==> v14: inputs <==
// alu_top
module alu_top (
    input             clk,
    input      [7:0]  a,
    input      [7:0]  b,
    input      [3:0]  sel,
    output reg [15:0] out
);
    reg  [7:0]  a_q, b_q;
    reg  [3:0]  sel_q;
    wire [15:0] alu_out;
    always @(posedge clk) begin
        a_q   <= a;
        b_q   <= b;
        sel_q <= sel;
        out   <= alu_out;
    end
    alu u_alu (.a(a_q), .b(b_q), .sel(sel_q), .out(alu_out));
endmodule
export LEC_CHECK = 0
export CAP_MARGIN = 20
export CORE_MARGIN = 2
export CORE_UTILIZATION = 72
export CTS_CLUSTER_DIAMETER = 35
export CTS_CLUSTER_SIZE = 24
export PLACE_DENSITY_LB_ADDON = 0.28
export SETUP_SLACK_MARGIN = 4.08
export SLEW_MARGIN = 20
create_clock -name core_clock -period 29.6 [get_ports {clk}]
run.sh (not shown) runs the stock make flow with config.mk's settings and CLKGATE_MAP_FILE=.
==> v7: changes against v14 <==
==> flow/config.mk (replaced) <==
export PLATFORM = sky130hd
export DESIGN_NAME = alu_top
export DESIGN_NICKNAME = alu_top
export VERILOG_FILES = /design/flow/design.v
export SDC_FILE = /design/flow/constraint.sdc
export NUM_CORES = 4
export LEC_CHECK = 0
export ABC_AREA = 1
export CAP_MARGIN = 20
export CORE_MARGIN = 2
export CORE_UTILIZATION = 62
export SLEW_MARGIN = 20
==> flow/constraint.sdc (replaced) <==
create_clock -name core_clock -period 24.6 [get_ports {clk}]
set_input_delay 4.9200 -clock core_clock [delete_from_list [all_inputs] [get_ports {clk}]]
set_output_delay 4.9200 -clock core_clock [all_outputs]
set_load 0.01 [all_outputs]
==> summary of the runs <==
- In synthesized area, v7 and v14 hardly differ.
- Between v7 and v14, the lower die area is in v14 (gap about 15%, measured against v14).
- v14 aborted during global routing (5_1_grt), error GRT-0116. v7 finished with timing, DRC and antenna clean.
- In v7 the synthesized cell count is larger than in v14, by about 16%.

---

==> inputs of job 2614 <==
==> flow/design.v <==
module alu_top (
    input             clk,
    input      [7:0]  a,
    input      [7:0]  b,
    input      [3:0]  sel,
    output reg [15:0] out
);
    reg  [7:0]  a_q, b_q;
    reg  [3:0]  sel_q;
    wire [15:0] alu_out;
    always @(posedge clk) begin
        a_q   <= a;
        b_q   <= b;
        sel_q <= sel;
        out   <= alu_out;
    end
    alu u_alu (.a(a_q), .b(b_q), .sel(sel_q), .out(alu_out));
endmodule

`timescale 1ns / 1ps
module alu(
    input [7:0] a,b,
    input [3:0] sel,
    output reg [15:0] out
    );
    always@(*)
        begin
            case(sel)
                4'b0000 : out=a+b;
                4'b0001 : out=a+1;
                4'b0010 : out=a-b;
                4'b0011 : out=a*b;
                4'b0100 : out=(b==0) ? 16'd0 : a/b;
                4'b0101 : out=(b==0) ? 16'd0 : a%b;
                4'b0110 : out=a&b;
                4'b0111 : out=a|b;
                4'b1000 : out=~(a&b);
                4'b1001 : out=~(a|b);
                4'b1010 : out=a^b;
                default: out=0;
            endcase        
        end    
endmodule
==> flow/run.sh <==
#!/bin/bash
# the make line also repeats each setting of config.mk as NAME=value (left out here)
make -C /OpenROAD-flow-scripts/flow DESIGN_CONFIG=/design/flow/config.mk WORK_HOME=/design/flow/orfs CLKGATE_MAP_FILE= finish
==> flow/config.mk <==
export PLATFORM = sky130hd
export DESIGN_NAME = alu_top
export DESIGN_NICKNAME = alu_top
export VERILOG_FILES = /design/flow/design.v
export SDC_FILE = /design/flow/constraint.sdc
export NUM_CORES = 4
export LEC_CHECK = 0
export ABC_AREA = 1
export CAP_MARGIN = 0
export CELL_PAD_IN_SITES_GLOBAL_PLACEMENT = 0
export CORE_ASPECT_RATIO = 0.86
export CORE_MARGIN = 2
export CORE_UTILIZATION = 26
export CTS_CLUSTER_DIAMETER = 335
export GPL_ROUTABILITY_DRIVEN = 0
export PLACE_DENSITY_LB_ADDON = 0.1
export SLEW_MARGIN = 40
export TNS_END_PERCENT = 60
==> flow/constraint.sdc <==
create_clock -name core_clock -period 19.3 [get_ports {clk}]
set_input_delay 3.8600 -clock core_clock [delete_from_list [all_inputs] [get_ports {clk}]]
set_output_delay 3.8600 -clock core_clock [all_outputs]
set_load 0.01 [all_outputs]
==> inputs of job 8004, as changes to job 2614 <==
==> flow/config.mk (replaced) <==
export PLATFORM = sky130hd
export DESIGN_NAME = alu_top
export DESIGN_NICKNAME = alu_top
export VERILOG_FILES = /design/flow/design.v
export SDC_FILE = /design/flow/constraint.sdc
export NUM_CORES = 4
export LEC_CHECK = 0
export CAP_MARGIN = 15
export CELL_PAD_IN_SITES_GLOBAL_PLACEMENT = 3
export CORE_ASPECT_RATIO = 0.79
export CORE_MARGIN = 2
export CORE_UTILIZATION = 40
export PLACE_DENSITY = 0.43
export SETUP_SLACK_MARGIN = 2.94
export SLEW_MARGIN = 40
export TNS_END_PERCENT = 10
==> inputs of job 6378, as changes to job 2614 <==
==> flow/config.mk (replaced) <==
export PLATFORM = sky130hd
export DESIGN_NAME = alu_top
export DESIGN_NICKNAME = alu_top
export VERILOG_FILES = /design/flow/design.v
export SDC_FILE = /design/flow/constraint.sdc
export NUM_CORES = 4
export LEC_CHECK = 0
export ABC_AREA = 1
export CAP_MARGIN = 20
export CORE_MARGIN = 2
export CORE_UTILIZATION = 68
export CTS_CLUSTER_DIAMETER = 237
export CTS_CLUSTER_SIZE = 98
export SLEW_MARGIN = 20
==> flow/constraint.sdc (replaced) <==
create_clock -name core_clock -period 24.6 [get_ports {clk}]
set_input_delay 4.9200 -clock core_clock [delete_from_list [all_inputs] [get_ports {clk}]]
set_output_delay 4.9200 -clock core_clock [all_outputs]
set_load 0.01 [all_outputs]
==> impl_metrics.yaml <==
# flow metrics
clock_tree:
  post-cts-setup-buffer-count: 63
drt:
  vias_per_cell: 5.49
worst_setup_path:
  r2r-end: "out[1]"
  regToRegStartpoint: "b_q[6]"
  setup.worst_path.end: "out[1]"
final_timing:
  setup_violations: 16
  holdWs_ns: 0.741
  final.setup.worst_slack_ns: -6.90
outcome:
  failed_checks: "setup timing"
  status: "failed layout checks"
cells_and_area:
  clock_area_share_pct: 1.02
That was job 8004.
==> impl_metrics.yaml <==
# flow metrics
drt:
  vias_per_cell: 6.26
final_timing:
  final.setup.worst_slack_ns: -0.696
  holdWs_ns: 0.729
  setup_violations: 16
worst_setup_path:
  r2r-end: "out[11]"
  regToRegStartpoint: "b_q[5]"
outcome:
  status: "failed layout checks"
  failed_checks: "setup timing"
clock_tree:
  root_buffer: "clkbuf_16"
  post-cts-setup-buffer-count: 3
floorplan:
  fp_util_pct: 69.4
global_route:
  grtUsageMet2_pct: 59.2
cells_and_area:
  clock_area_share_pct: 1.29
synthesis:
  top_logic_kind: "simple AND/OR/NAND/NOR gates"
That was job 6378.
==> impl_metrics.yaml <==
# flow metrics
cells_and_area:
  clock_area_share_pct: 0.898
  dominant_cells: "logic gates"
final_timing:
  maxSlewHeadroom_pct: 48.8
  holdWs_ns: 0.775
  setup_violations: 16
  final.setup.worst_slack_ns: -2.97
clock_tree:
  post-cts-setup-buffer-count: 66
  cts_max_level: 2
outcome:
  failed_checks: "setup timing"
  status: "failed layout checks"
worst_setup_path:
  regToRegStartpoint: "b_q[7]"
  crit_start: "b_q[7]"
  r2r-end: "out[11]"
  setup.worst_path.end: "out[11]"
drt:
  drcViolationCount: 0
  vias_per_cell: 4.47
That was job 2614.

---

==> wip/delta: inputs <==
// alu_top: RTL as listed in full above, without the edits since
Settings: LEC_CHECK=0, ABC_AREA=1, CAP_MARGIN=20, CORE_MARGIN=2, CORE_UTILIZATION=72, CTS_CLUSTER_DIAMETER=186, CTS_CLUSTER_SIZE=93, PLACE_DENSITY=0.44, SETUP_SLACK_MARGIN=2.23, SLEW_MARGIN=20, TNS_END_PERCENT=5; clock period 21.9 ns.
==> inputs of wip/xenon, as changes to wip/delta <==
- ABC_AREA: 1 -> default
- CELL_PAD_IN_SITES_GLOBAL_PLACEMENT: default -> 2
- CORE_UTILIZATION: 72 -> 40
- CTS_CLUSTER_DIAMETER: 186 -> default
- CTS_CLUSTER_SIZE: 93 -> 69
- PLACE_DENSITY: 0.44 -> default
- SETUP_SLACK_MARGIN: 2.23 -> default
- TNS_END_PERCENT: 5 -> default
==> flow/constraint.sdc (replaced) <==
create_clock -name core_clock -period 32.0 [get_ports {clk}]
set_input_delay 6.4000 -clock core_clock [delete_from_list [all_inputs] [get_ports {clk}]]
set_output_delay 6.4000 -clock core_clock [all_outputs]
set_load 0.01 [all_outputs]
==> inputs of wip/fjord, as changes to wip/delta <==
- ABC_AREA: 1 -> default
- CORE_UTILIZATION: 72 -> 65
- CTS_CLUSTER_DIAMETER: 186 -> default
- CTS_CLUSTER_SIZE: 93 -> default
- HOLD_SLACK_MARGIN: default -> -0.08
- PLACE_DENSITY: 0.44 -> default
- SETUP_SLACK_MARGIN: 2.23 -> default
==> flow/constraint.sdc (replaced) <==
create_clock -name core_clock -period 26.9 [get_ports {clk}]
set_input_delay 5.3800 -clock core_clock [delete_from_list [all_inputs] [get_ports {clk}]]
set_output_delay 5.3800 -clock core_clock [all_outputs]
set_load 0.01 [all_outputs]
==> flow_summary_export.csv <==
group,metric,value,unit
floorplan,floorplan.die_area,27600,um^2
floorplan,fp_util,40.5,%
logic_synthesis,top_cells_by_count,"ha_1 (170), nor2_1 (156), nand2_1 (108)",
logic_synthesis,seq_area_frac_synth,6.84,%
placement,placed_area,11500,um^2
placement,dp.cells,1761,
floorplan,num_rows,59,
floorplan,fp.dieH,166,um
outcome,status,"timing/DRC/antenna clean",
logic_synthesis,compound_area_share,26.9,%
The numbers above come from wip/xenon.

==> flow_summary_export.csv <==
group,metric,value,unit
logic_synthesis,compound_area_share,26.9,%
logic_synthesis,seq_area_frac_synth,6.84,%
timing,setup_viol_count_final,16,
outcome,violations,"negative setup slack",
floorplan,fp.dieH,131,um
timing,fin_ws,-0.623,ns
outcome,status,"finished with violations",
The numbers above come from wip/fjord.

==> flow_summary_export.csv <==
group,metric,value,unit
logic_synthesis,top_cells_by_count,"nand2_1 (354), inv_1 (279), ha_1 (170)",
placement,placed_area,13300,um^2
outcome,status,"did not finish",
placement,dp.cells,2093,
outcome,stop_error,"[ERROR DPL-0038] Utilization greater than 100%, impossible to legalize",
outcome,stop_stage,"global routing",
The numbers above come from wip/delta.


---

==> inputs of onyx <==
// alu_top: RTL as listed in full above, without the edits since
==> flow/config.mk <==
export PLATFORM = sky130hd
export DESIGN_NAME = alu_top
export DESIGN_NICKNAME = alu_top
export VERILOG_FILES = /design/flow/design.v
export SDC_FILE = /design/flow/constraint.sdc
export NUM_CORES = 4
export LEC_CHECK = 0
export ABC_AREA = 1
export CAP_MARGIN = 20
export CORE_MARGIN = 2
export CORE_UTILIZATION = 64
export CTS_CLUSTER_DIAMETER = 237
export CTS_CLUSTER_SIZE = 99
export PLACE_DENSITY = 0.38
export SLEW_MARGIN = 20
export TNS_END_PERCENT = 10
==> flow/constraint.sdc <==
create_clock -name core_clock -period 17.0 [get_ports {clk}]
set_input_delay 3.4000 -clock core_clock [delete_from_list [all_inputs] [get_ports {clk}]]
set_output_delay 3.4000 -clock core_clock [all_outputs]
set_load 0.01 [all_outputs]
==> raven: changes against onyx <==
Settings changed: ABC_AREA 1 to unset, CORE_UTILIZATION 64 to 68, CTS_CLUSTER_DIAMETER 237 to unset, CTS_CLUSTER_SIZE 99 to 89, HOLD_SLACK_MARGIN set to -0.08, PLACE_DENSITY 0.38 to unset, TNS_END_PERCENT 10 to 5.
==> flow/constraint.sdc (replaced) <==
create_clock -name core_clock -period 26.2 [get_ports {clk}]
set_input_delay 5.2400 -clock core_clock [delete_from_list [all_inputs] [get_ports {clk}]]
set_output_delay 5.2400 -clock core_clock [all_outputs]
set_load 0.01 [all_outputs]
==> indigo: changes against onyx <==
Settings changed: ABC_AREA 1 to unset, CORE_UTILIZATION 64 to 72, CTS_CLUSTER_DIAMETER 237 to unset, CTS_CLUSTER_SIZE 99 to unset, PLACE_DENSITY 0.38 to 0.39, SETUP_SLACK_MARGIN set to 3.85, TNS_END_PERCENT 10 to unset.
==> flow/constraint.sdc (replaced) <==
create_clock -name core_clock -period 17.3 [get_ports {clk}]
set_input_delay 3.4600 -clock core_clock [delete_from_list [all_inputs] [get_ports {clk}]]
set_output_delay 3.4600 -clock core_clock [all_outputs]
set_load 0.01 [all_outputs]
==> results <==
| item | raven | onyx | indigo |
|---|---|---|---|
| CTS Hold Bufs | 0 | 0 | - |
| Placed Instances | 1686 | 2227 | - |
| Mean Syn Cell Area | 7.61 um2 | 6.54 um2 | 7.61 um2 |
| Die height | 128 um | 132 um | 125 um |
| Most frequently used cell type in the post-synthesis netlist | ha_1 | nand2_1 | ha_1 |
| Adder-cell share of the synthesized area | 27.6% | 27.7% | 27.6% |
| Outcome | failed layout checks | stopped before the end | stopped before the end |
| Failing step | - | 5_1_grt | 3_5_place_dp |
| Reasons for failing layout checks | setup timing | - | - |
| Xor/xnor share of the synthesized area | 5.57% | 5.50% | 5.57% |
| Resized Gates After CTS | 43 | 76 | - |
| Mux cell area share | 4.53% | 0% | 4.53% |
| Simple-gate portion of the synthesized area | 23.2% | 32.4% | 23.2% |
| Count of clock tree sinks | 36 | 36 | - |
| YS chip area | 0.0105 mm2 | 0.0105 mm2 | 0.0105 mm2 |
| Total cell area at the placement stage | 0.0121 mm2 | 0.0141 mm2 | - |
| Effective utilization at floorplan | 69.5% | 65.9% | 73.0% |
| Standard cell core area | 0.0151 mm2 | 0.0159 mm2 | 0.0144 mm2 |
| Full die area | 0.0165 mm2 | 0.0175 mm2 | 0.0156 mm2 |
| Area fraction of the dominant cell type after synthesis | 20.2% | 20.2% | 20.2% |
| Global placer's final weighted congestion | 1.02 | 1.00 | 1.09 |
| Setup fix buffers added after clock tree synthesis | 26 | 18 | - |
| Number of distinct standard cells referenced by the synthesized netlist | 100 | 62 | 100 |
| Die width | 128 um | 132 um | 125 um |
| Clock tree buffer depth | 2 | 2 | - |
| HPWL after detailed placement | 26700 um | 29900 um | - |

---

==> run A <==
// alu_top: RTL as listed in full above, without the edits since
Settings: LEC_CHECK=0, CAP_MARGIN=20, CORE_MARGIN=2, CORE_UTILIZATION=40, SLEW_MARGIN=20; clock period 30.6 ns.
==> run M: changes against run A <==
==> flow/constraint.sdc (replaced) <==
create_clock -name core_clock -period 32.0 [get_ports {clk}]
set_input_delay 6.4000 -clock core_clock [delete_from_list [all_inputs] [get_ports {clk}]]
set_output_delay 6.4000 -clock core_clock [all_outputs]
set_load 0.01 [all_outputs]
==> run F: changes against run A <==
CELL_PAD_IN_SITES_GLOBAL_PLACEMENT = 2   (was default)
CTS_CLUSTER_SIZE = 69   (was default)
PLACE_DENSITY = 0.51   (was default)
TNS_END_PERCENT = 25   (was default)
==> flow/constraint.sdc (replaced) <==
create_clock -name core_clock -period 52.9 [get_ports {clk}]
set_input_delay 10.5800 -clock core_clock [delete_from_list [all_inputs] [get_ports {clk}]]
set_output_delay 10.5800 -clock core_clock [all_outputs]
set_load 0.01 [all_outputs]
==> comparison table <==
quantity	run F	run A	run M
P&R area growth vs syn	8.51%	13.7%	12.1%
Hold Slack	0.761 ns	0.735 ns	0.762 ns
Total wire length after detailed routing	36.8 mm	34.3 mm	34.3 mm
Fmax	27.1 MHz	34.6 MHz	33.4 MHz
Instance area at placement	0.0113 mm²	0.0115 mm²	0.0114 mm²
Data required time at the worst endpoint	53.05 ns	30.78 ns	32.12 ns
Wl on met1	17.8 mm	16.4 mm	16.1 mm
Filler Cell Count	2,654	2,625	2,651
Aggregate global-route resource usage	0.264	0.239	0.243
Nets	1,642	1,686	1,660
Stages on worst setup path	138	140	136
Status	timing/DRC/antenna clean	timing/DRC/antenna clean	timing/DRC/antenna clean
